==> inputs of trial 73 <==
==> flow/design.v <==
module axi_stream_insert_header #(
    parameter DATA_WD = 32,
    parameter DATA_BYTE_WD = DATA_WD / 8,
    parameter BYTE_CNT_WD = $clog2(DATA_BYTE_WD)
) (
    input clk,
    input rst_n,
    input valid_in,
    input [DATA_WD-1 : 0] data_in,
    input [DATA_BYTE_WD-1 : 0] keep_in,
    input last_in,
    output ready_in,
    output valid_out,
    output [DATA_WD-1 : 0] data_out,
    output [DATA_BYTE_WD-1 : 0] keep_out,
    output last_out,
    input ready_out,
    input valid_insert,
    input [DATA_WD-1 : 0] header_insert,
    input [DATA_BYTE_WD-1 : 0] keep_insert,
    input [BYTE_CNT_WD : 0] byte_insert_cnt,
    output ready_insert
);
function [BYTE_CNT_WD:0]count_1;
    input [DATA_BYTE_WD-1:0] data_in;
    reg [BYTE_CNT_WD:0]cnt,n;
begin
    cnt=0;
    for (n=0;n<DATA_BYTE_WD; n=n+1) begin
        if(data_in[n])
            cnt = cnt+1'b1; 
            count_1 =cnt;
    end
end
endfunction
localparam IDEL = 4'b0001;
localparam HAEDER_INSERT = 4'b0010;
localparam WAIT = 4'b0100;
localparam IN_OUT = 4'b1000;
reg [3:0] current_state;
reg [3:0] next_state;
reg [BYTE_CNT_WD : 0] byte_insert_cnt_temp;
reg [DATA_BYTE_WD-1 : 0] keep_insert_temp;
reg [DATA_WD-1:0] mem [0:4];
reg [1:0] addr_in;
reg [1:0] addr_out;
reg[4:0] cnt_temp;
reg [DATA_BYTE_WD-1 : 0] keepin_last;
wire [BYTE_CNT_WD:0] keepin_last_count;
wire [4:0] out_cnt ;
reg [2*DATA_WD-1 : 0] data_out_reg;
reg [2*DATA_BYTE_WD-1 : 0] keep_out_reg;
reg last_out_reg;
reg [4:0]cnt_out_temp;
    assign keepin_last_count = count_1(keepin_last); 
    assign ready_in = (current_state == HAEDER_INSERT || current_state==IN_OUT)?1'b1:1'b0;
    assign ready_insert = (current_state == IDEL)?1'b1:1'b0;
    assign valid_out = (current_state == IN_OUT)?1'b1:1'b0;
    assign out_cnt = (keepin_last_count+byte_insert_cnt_temp>DATA_BYTE_WD)?cnt_temp+1'b1:cnt_temp; 
    always @(posedge clk or negedge rst_n) begin
        if(!rst_n)begin
            current_state <= IDEL;
        end else begin
            current_state <= next_state;
        end
    end
    always @(*) begin
        next_state = IDEL;
        case (current_state)
            IDEL:begin
                if(valid_insert && ready_insert) 
                    next_state = HAEDER_INSERT;
                else 
                    next_state = IDEL;     
            end
            HAEDER_INSERT:begin
                if(ready_out && addr_in == 2'd3) 
                    next_state = IN_OUT;
                else if(addr_in == 2'd3)
                    next_state = WAIT; 
                else
                    next_state = HAEDER_INSERT;     
            end
            WAIT:begin
                if(valid_in && ready_out) 
                    next_state = IN_OUT;
                else 
                    next_state = WAIT;     
            end
            IN_OUT:begin
                if(last_out) 
                    next_state = IDEL;
                else 
                    next_state = IN_OUT;     
            end
            default: next_state = IDEL;
        endcase    
    end
    always @(posedge clk or negedge rst_n) begin
        if(!rst_n)begin
            byte_insert_cnt_temp <= 'b0;
            keep_insert_temp <= 'b0;
        end else if(valid_insert && ready_insert) begin
            byte_insert_cnt_temp <= byte_insert_cnt; 
            keep_insert_temp <= keep_insert;
        end else begin
            byte_insert_cnt_temp <= byte_insert_cnt_temp;
            keep_insert_temp <= keep_insert_temp;
        end
    end
    integer k;
    always @(posedge clk or negedge rst_n) begin
        if(!rst_n)begin
            addr_in <= 2'd0;
            cnt_temp <= 5'b0;
            keepin_last <= 'b0; 
            for(k=0;k<=4;k=k+1) 
               mem[k] <= 32'b0;        
        end else if(valid_insert && ready_insert && addr_in==2'd0) begin 
            addr_in <= addr_in + 1'b1;
            mem[addr_in] <= header_insert;
            cnt_temp <= 5'b0;
            keepin_last <= 'b0;
        end else if (valid_in && ready_in && last_in) begin 
            addr_in <= addr_in + 1'b1;
            mem[addr_in] <= data_in;
            cnt_temp <= cnt_temp + 1'b1;
            keepin_last <= keep_in;
        end else if (valid_in && ready_in) begin 
            addr_in <= addr_in + 1'b1;
            mem[addr_in] <= data_in;
            cnt_temp <= cnt_temp + 1'b1;
            keepin_last <= keepin_last;
        end else begin
            addr_in <= addr_in;
            cnt_temp <= cnt_temp;
            keepin_last <= keepin_last;
        end
    end
    always @(posedge clk or negedge rst_n) begin
        if(!rst_n)begin
            data_out_reg <= 'b0;
            keep_out_reg <= 'b0;
            last_out_reg <= 1'b0;
            addr_out <= 'b0;
            cnt_out_temp <= 'b0;
        end else if((current_state==HAEDER_INSERT || current_state==WAIT) && next_state == IN_OUT) begin 
            data_out_reg <= {mem[addr_out],mem[addr_out+1]} << (DATA_BYTE_WD - byte_insert_cnt)*8;
            keep_out_reg <= {DATA_BYTE_WD{1'b1}};
            last_out_reg <= 1'b0;
            addr_out <= addr_out + 1'b1;
            cnt_out_temp <= cnt_out_temp+1'b1;
        end else if (valid_out && ready_out) begin
            data_out_reg <= {mem[addr_out],mem[addr_out+1]} << (DATA_BYTE_WD - byte_insert_cnt)*8; 
            addr_out <= addr_out + 1'b1;
            cnt_out_temp <= cnt_out_temp+1'b1;
            if (cnt_out_temp == out_cnt-1'b1) begin
            last_out_reg <= 1'b1;
            keep_out_reg <= {keep_insert_temp,keepin_last} << (DATA_BYTE_WD - byte_insert_cnt);            
            end else begin                                                                                                                                           
            last_out_reg <= 1'b0;
            keep_out_reg <= {DATA_BYTE_WD{1'b1}};               
            end
        end else begin
            data_out_reg <= data_out_reg;
            keep_out_reg <= keep_out_reg;
            last_out_reg <= 1'b0;
            addr_out <= 'b0;
            cnt_out_temp <= 'b0;
        end
    end
    assign data_out = data_out_reg[2*DATA_WD-1:DATA_WD];
    assign keep_out = (out_cnt == cnt_temp)?keep_out_reg[2*DATA_BYTE_WD-1:DATA_BYTE_WD]:keep_out_reg[DATA_BYTE_WD-1:0];
    assign last_out = last_out_reg;
endmodule
==> flow/run.sh <==
#!/bin/bash
# the make line also repeats each setting of config.mk as NAME=value (left out here)
make -C /OpenROAD-flow-scripts/flow DESIGN_CONFIG=/design/flow/config.mk WORK_HOME=/design/flow/orfs CLKGATE_MAP_FILE= finish
==> flow/config.mk <==
export PLATFORM = sky130hd
export DESIGN_NAME = axi_stream_insert_header
export DESIGN_NICKNAME = axi_stream_insert_header
export VERILOG_FILES = /design/flow/design.v
export SDC_FILE = /design/flow/constraint.sdc
export NUM_CORES = 4
export LEC_CHECK = 0
export ABC_AREA = 0
export CAP_MARGIN = 20
export CELL_PAD_IN_SITES_DETAIL_PLACEMENT = 0
export CORE_MARGIN = 2
export CORE_UTILIZATION = 70
export CTS_CLUSTER_DIAMETER = 322
export CTS_CLUSTER_SIZE = 62
export GPL_ROUTABILITY_DRIVEN = 1
export HOLD_SLACK_MARGIN = 0.28
export SETUP_SLACK_MARGIN = 0.58
export SLEW_MARGIN = 20
==> flow/constraint.sdc <==
create_clock -name core_clock -period 2.25 [get_ports {clk}]
set_input_delay 0.4500 -clock core_clock [delete_from_list [all_inputs] [get_ports {clk}]]
set_output_delay 0.4500 -clock core_clock [all_outputs]
set_load 0.01 [all_outputs]
==> build 90: changes against trial 73 <==
ABC_AREA = default   (was 0)
CELL_PAD_IN_SITES_DETAIL_PLACEMENT = default   (was 0)
CORE_UTILIZATION = 33   (was 70)
CTS_CLUSTER_DIAMETER = default   (was 322)
CTS_CLUSTER_SIZE = default   (was 62)
GPL_ROUTABILITY_DRIVEN = default   (was 1)
HOLD_SLACK_MARGIN = default   (was 0.28)
PLACE_DENSITY = 0.6   (was default)
SETUP_SLACK_MARGIN = default   (was 0.58)
==> flow/constraint.sdc (replaced) <==
create_clock -name core_clock -period 7.52 [get_ports {clk}]
set_input_delay 1.5040 -clock core_clock [delete_from_list [all_inputs] [get_ports {clk}]]
set_output_delay 1.5040 -clock core_clock [all_outputs]
set_load 0.01 [all_outputs]
==> build 50: changes against trial 73 <==
ABC_AREA = 1   (was 0)
CORE_UTILIZATION = 71   (was 70)
CTS_CLUSTER_DIAMETER = default   (was 322)
CTS_CLUSTER_SIZE = 75   (was 62)
PLACE_DENSITY_LB_ADDON = 0.02   (was default)
SETUP_SLACK_MARGIN = 0.11   (was 0.58)
==> flow/constraint.sdc (replaced) <==
create_clock -name core_clock -period 3.39 [get_ports {clk}]
set_input_delay 0.6780 -clock core_clock [delete_from_list [all_inputs] [get_ports {clk}]]
set_output_delay 0.6780 -clock core_clock [all_outputs]
set_load 0.01 [all_outputs]
==> qor summary <==
| item | build 50 | build 90 | trial 73 |
|---|---|---|---|
| Hold buffer count at CTS | 1 | 0 | - |
| Post-Layout Inst Area | 14700 sq um | 13560 sq um | - |
| Post-detailed-placement cell area | 13800 sq um | 12950 sq um | 14750 sq um |
| Max-slew violation count | 0 | 0 | - |
| Required time of the worst setup path | 3740 ps | 6020 ps | - |
| Cell-internal power | 8.232 mW | 3.303 mW | - |
| Final Non-Filler Cells | 2068 | 1798 | - |
| Clock transition at the register clock pins on the worst setup and hold paths after CTS | 80 ps | 80 ps | - |
| Kind of start point of the critical path | register | register | - |
| Transition time at the pin with the least slew margin | 769.6 ps | 1105 ps | - |
| # setup viols final | 13 | 0 | - |
| Leading cell kind | logic gates | logic gates | - |
| Status | failed layout checks | timing/DRC/antenna clean | stopped before the end |
| Failing step | - | - | 4_1_cts |
| Violated checks | negative setup slack | - | - |
| Total of clock buffers placed in the layout | 18 | 19 | - |
| Average wire per cell in the routed design | 21.42 um | 21.23 um | - |
| Area of the placeable core | 17120 sq um | 34290 sq um | 15890 sq um |
| GR met3 Demand/Resource | 0.1253 | 0.04040 | - |
| Clock network fraction of total power | 0.123 | 0.154 | - |
| Met3 Routed Length | 6570 um | 3047 um | - |
| Critical Path End Type | register | primary output | - |
| Switching power of the nets | 9.033 mW | 2.911 mW | - |
| Sw Share | 0.5232 | 0.4685 | - |
| Multi-input combinational area share | 0.4383 | 0.4373 | - |
| Detailed-routing iteration count for the pre-antenna-repair pass | 13 | 9 | - |
No activity file was given, so power comes from the tool's default toggle rates.
